==> trial 80: inputs <==
==> flow/design.v <==
`timescale 1ns / 1ps
module decoder(
    input [1:0] in,
    output reg [3:0] out
    );
    always @(*) begin
        case(in)
            2'b00: out = 4'b1000;
            2'b01: out = 4'b0100;
            2'b10: out = 4'b0010;
            2'b11: out = 4'b0001;
        endcase
    end
endmodule
`timescale 1ns / 1ps
module ARITHMATIC_UNIT #(parameter width = 16)(
    input [width - 1:0] A,
    input [width - 1:0] B,
    input [1:0] ALU_FUN,
    input clk,rst,
    input Arith_Enable,
    output reg [width - 1:0] Arith_OUT,
    output reg Carry_OUT,
    output reg Arith_Flag
    );
    always@(posedge clk or negedge rst) begin
        if (!rst) begin
            Arith_OUT <= 0;
            Arith_Flag <= 0;
            Carry_OUT <= 0;        
        end
        else if (Arith_Enable) begin
            Arith_OUT <= 0;
            Carry_OUT <= 0;
            Arith_Flag <= 1;
            case (ALU_FUN)
                2'b00:
                begin
                    {Carry_OUT,Arith_OUT} <= A+B;
                end
                2'b01:
                begin
                    {Carry_OUT,Arith_OUT} <= A-B;
                end
                2'b10:
                begin
                    {Carry_OUT,Arith_OUT} <= A*B;
                end                
                2'b11:
                begin
                    {Carry_OUT,Arith_OUT} <= (B == 0) ? {1'b0, {width{1'b1}}} : A/B;
                end                
            endcase
        end
        else begin
            Arith_OUT <= 0;
            Arith_Flag <= 0;
            Carry_OUT <= 0;            
        end
    end
endmodule
`timescale 1ns / 1ps
module Logic_Unit #(parameter width = 16)(
    input [width - 1:0] A,
    input [width - 1:0] B,
    input [1:0] ALU_FUN,
    input clk,rst,
    input Logic_Enable,
    output reg [width - 1:0] Logic_OUT,
    output reg Logic_Flag
    );
 always@(posedge clk or negedge rst) begin
        if (!rst) begin
            Logic_OUT <= 0;
            Logic_Flag <= 0;
        end
        else if (Logic_Enable) begin
            Logic_OUT <= 0;
            Logic_Flag <= 1;
            case (ALU_FUN)
                2'b00:
                begin
                    Logic_OUT <= A&B;
                end
                2'b01:
                begin
                    Logic_OUT <= A|B;
                end
                2'b10:
                begin
                    Logic_OUT <= ~(A&B);
                end                
                2'b11:
                begin
                    Logic_OUT <= ~(A|B);
                end                
            endcase
        end
        else begin
            Logic_OUT <= 0;
            Logic_Flag <= 0;
        end
    end
endmodule
`timescale 1ns / 1ps
module CMP_Unit #(parameter width = 16)(
    input [width - 1:0] A,
    input [width - 1:0] B,
    input [1:0] ALU_FUN,
    input clk,rst,
    input CMP_Enable,
    output reg [width - 1:0] CMP_OUT,
    output reg CMP_Flag
    );
always@(posedge clk or negedge rst) begin
        if (!rst) begin
            CMP_OUT <= 0;
            CMP_Flag <= 0;
        end
        else if (CMP_Enable) begin
            CMP_OUT <= 0;
            CMP_Flag <= 1;
            case (ALU_FUN)
                2'b00:
                begin
                    CMP_OUT <= 0;
                end
                2'b01:
                begin
                    CMP_OUT <= (A==B);
                end
                2'b10:
                begin
                    CMP_OUT <= (A>B)? 2:0;
                end                
                2'b11:
                begin
                    CMP_OUT <= (A<B)? 3:0;
                end                
            endcase
        end
        else begin
            CMP_OUT <= 0;
            CMP_Flag <= 0;
        end
    end
endmodule
`timescale 1ns / 1ps
module Shift_Unit #(parameter width = 16)(
    input [width - 1:0] A,
    input [width - 1:0] B,
    input [1:0] ALU_FUN,
    input clk,rst,
    input Shift_Enable,
    output reg [width - 1:0] Shift_OUT,
    output reg Shift_Flag
    );
always@(posedge clk or negedge rst) begin
        if (!rst) begin
            Shift_OUT <= 0;
            Shift_Flag <= 0;
        end
        else if (Shift_Enable) begin
            Shift_OUT <= 0;
            Shift_Flag <= 1;
            case (ALU_FUN)
                2'b00:
                begin
                    Shift_OUT <= A>>1;
                end
                2'b01:
                begin
                    Shift_OUT <= A<<1;
                end
                2'b10:
                begin
                    Shift_OUT <= B>>1;
                end                
                2'b11:
                begin
                    Shift_OUT <= B<<1;
                end                
            endcase
        end
        else begin
            Shift_OUT <= 0;
            Shift_Flag <= 0;
        end
    end
endmodule
`timescale 1ns / 1ps
module ALU_TOP #(parameter width = 16)(
    input [width - 1:0] A,
    input [width - 1:0] B,
    input [3:0] ALU_FUN,
    input clk,rst,
    output  [width - 1:0] Arith_OUT,
    output  Carry_OUT,
    output  Arith_Flag,
    output  [width - 1:0] Logic_OUT,
    output  Logic_Flag,
    output  [width - 1:0] CMP_OUT,
    output  CMP_Flag,
    output  [width - 1:0] Shift_OUT,
    output  Shift_Flag
    );
wire [3:0] enables;
decoder d0 (ALU_FUN[3:2],enables);
ARITHMATIC_UNIT #(width) d1 (A,B,ALU_FUN[1:0],clk,rst,enables[3],Arith_OUT,Carry_OUT,Arith_Flag);
Logic_Unit #(width) d2 (A,B,ALU_FUN[1:0],clk,rst,enables[2],Logic_OUT,Logic_Flag);
CMP_Unit #(width) d3 (A,B,ALU_FUN[1:0],clk,rst,enables[1],CMP_OUT,CMP_Flag);
Shift_Unit #(width) d4 (A,B,ALU_FUN[1:0],clk,rst,enables[0],Shift_OUT,Shift_Flag);
endmodule
==> flow/run.sh <==
#!/bin/bash
# the make line also repeats each setting of config.mk as NAME=value (left out here)
make -C /OpenROAD-flow-scripts/flow DESIGN_CONFIG=/design/flow/config.mk WORK_HOME=/design/flow/orfs CLKGATE_MAP_FILE= finish
==> flow/config.mk <==
export PLATFORM = sky130hd
export DESIGN_NAME = ALU_TOP
export DESIGN_NICKNAME = ALU_TOP
export VERILOG_FILES = /design/flow/design.v
export SDC_FILE = /design/flow/constraint.sdc
export NUM_CORES = 4
export LEC_CHECK = 0
export CAP_MARGIN = 25
export CELL_PAD_IN_SITES_DETAIL_PLACEMENT = 1
export CELL_PAD_IN_SITES_GLOBAL_PLACEMENT = 0
export CORE_MARGIN = 2
export CORE_UTILIZATION = 55
export CTS_CLUSTER_DIAMETER = 344
export GPL_ROUTABILITY_DRIVEN = 0
export GPL_TIMING_DRIVEN = 0
export MIN_ROUTING_LAYER = met2
export PLACE_DENSITY_LB_ADDON = 0.14
export SETUP_SLACK_MARGIN = -2.0
export SLEW_MARGIN = 10
export TNS_END_PERCENT = 80
==> flow/constraint.sdc <==
create_clock -name core_clock -period 57.9 [get_ports {clk}]
set_input_delay 11.5800 -clock core_clock [delete_from_list [all_inputs] [get_ports {clk}]]
set_output_delay 11.5800 -clock core_clock [all_outputs]
set_load 0.01 [all_outputs]
==> build 44: changes against trial 80 <==
==> flow/config.mk (replaced) <==
export PLATFORM = sky130hd
export DESIGN_NAME = ALU_TOP
export DESIGN_NICKNAME = ALU_TOP
export VERILOG_FILES = /design/flow/design.v
export SDC_FILE = /design/flow/constraint.sdc
export NUM_CORES = 4
export LEC_CHECK = 0
export CAP_MARGIN = 20
export CORE_MARGIN = 2
export CORE_UTILIZATION = 20
export SLEW_MARGIN = 20
==> flow/constraint.sdc (replaced) <==
create_clock -name core_clock -period 32.5 [get_ports {clk}]
set_input_delay 6.5000 -clock core_clock [delete_from_list [all_inputs] [get_ports {clk}]]
set_output_delay 6.5000 -clock core_clock [all_outputs]
set_load 0.01 [all_outputs]
==> build 98: changes against trial 80 <==
==> flow/config.mk (replaced) <==
export PLATFORM = sky130hd
export DESIGN_NAME = ALU_TOP
export DESIGN_NICKNAME = ALU_TOP
export VERILOG_FILES = /design/flow/design.v
export SDC_FILE = /design/flow/constraint.sdc
export NUM_CORES = 4
export LEC_CHECK = 0
export CAP_MARGIN = 20
export CORE_MARGIN = 2
export CORE_UTILIZATION = 40
export SETUP_SLACK_MARGIN = 4.62
export SLEW_MARGIN = 20
==> flow/constraint.sdc (replaced) <==
create_clock -name core_clock -period 32.5 [get_ports {clk}]
set_input_delay 6.5000 -clock core_clock [delete_from_list [all_inputs] [get_ports {clk}]]
set_output_delay 6.5000 -clock core_clock [all_outputs]
set_load 0.01 [all_outputs]
==> run summary <==
fresh numbers from the pnr run: grt met3 use=3.77%, placed inst area=19000 um^2, status=no timing/DRC/antenna violations, FP Core Util=40.3%, grt met2 use=50.5%
The numbers above come from build 98.

==> run summary <==
run metrics: Tool Error=[ERROR GRT-0116] Global routing finished with congestion. Check the congestion regions in the DRC Viewer., FP Core Util=55.5%, status=did not finish, Fail Step=5_1_grt, grt met2 use=83.0%, grt met3 use=88.3%
The numbers above come from trial 80.

==> run summary <==
fresh numbers from the pnr run: Levels on crit path=120, grt met2 use=24.3%, FP Core Util=20.3%, asr flop ratio synth=100%, status=no timing/DRC/antenna violations, placed inst area=19800 um^2
The numbers above come from build 44.


========
==> inputs of zinc <==
Starts from the design.v that is shown in full above.
clock: 33.0 ns
lec_check: 0
abc_area: 1
cap_margin: 20
cell_pad_in_sites_global_placement: 1
core_aspect_ratio: 0.5
core_margin: 7
core_utilization: 60
cts_cluster_diameter: 287
cts_cluster_size: 100
slew_margin: 40
tns_end_percent: 5
run.sh (not shown) runs the stock make flow with config.mk's settings and CLKGATE_MAP_FILE=.
==> onyx (differences from zinc) <==
==> flow/config.mk (replaced) <==
export PLATFORM = sky130hd
export DESIGN_NAME = ALU_TOP
export DESIGN_NICKNAME = ALU_TOP
export VERILOG_FILES = /design/flow/design.v
export SDC_FILE = /design/flow/constraint.sdc
export NUM_CORES = 4
export LEC_CHECK = 0
export CAP_MARGIN = 20
export CORE_MARGIN = 2
export CORE_UTILIZATION = 68
export HOLD_SLACK_MARGIN = -0.09
export SETUP_SLACK_MARGIN = -1.65
export SLEW_MARGIN = 20
==> flow/constraint.sdc (replaced) <==
create_clock -name core_clock -period 30.1 [get_ports {clk}]
set_input_delay 6.0200 -clock core_clock [delete_from_list [all_inputs] [get_ports {clk}]]
set_output_delay 6.0200 -clock core_clock [all_outputs]
set_load 0.01 [all_outputs]
==> ember (differences from zinc) <==
==> flow/config.mk (replaced) <==
export PLATFORM = sky130hd
export DESIGN_NAME = ALU_TOP
export DESIGN_NICKNAME = ALU_TOP
export VERILOG_FILES = /design/flow/design.v
export SDC_FILE = /design/flow/constraint.sdc
export NUM_CORES = 4
export LEC_CHECK = 0
export CAP_MARGIN = 20
export CORE_MARGIN = 2
export CORE_UTILIZATION = 68
export SLEW_MARGIN = 20
==> flow/constraint.sdc (replaced) <==
create_clock -name core_clock -period 16.8 [get_ports {clk}]
set_input_delay 3.3600 -clock core_clock [delete_from_list [all_inputs] [get_ports {clk}]]
set_output_delay 3.3600 -clock core_clock [all_outputs]
set_load 0.01 [all_outputs]
==> summary of the runs <==
onyx completed, yet does not pass: setup timing. zinc produced a clean layout. ember aborted during clock tree synthesis (4_1_cts) (DPL-0033).
Via count: zinc is lower than onyx (about 24%).
In die size, ember and onyx do not differ.
Total power: zinc is smaller than onyx (about 30%).
Of onyx and zinc, onyx has the higher clock-buffer cell count (gap 1).
Of onyx and zinc, zinc has the higher sequential share of layout area (gap 1.1 points).
Of zinc and onyx, zinc has the higher critical path depth (gap 97).
Between zinc and onyx, the lower combinational power is in zinc (gap about 34%, measured against onyx).
Of zinc and onyx, onyx has the higher final area (gap about 14%, measured against onyx).
Of zinc and onyx, onyx has the higher clock power (gap about 26%, measured against onyx).
Flip-flop count is the same in onyx and zinc.
Power and IR drop assume default switching activity.
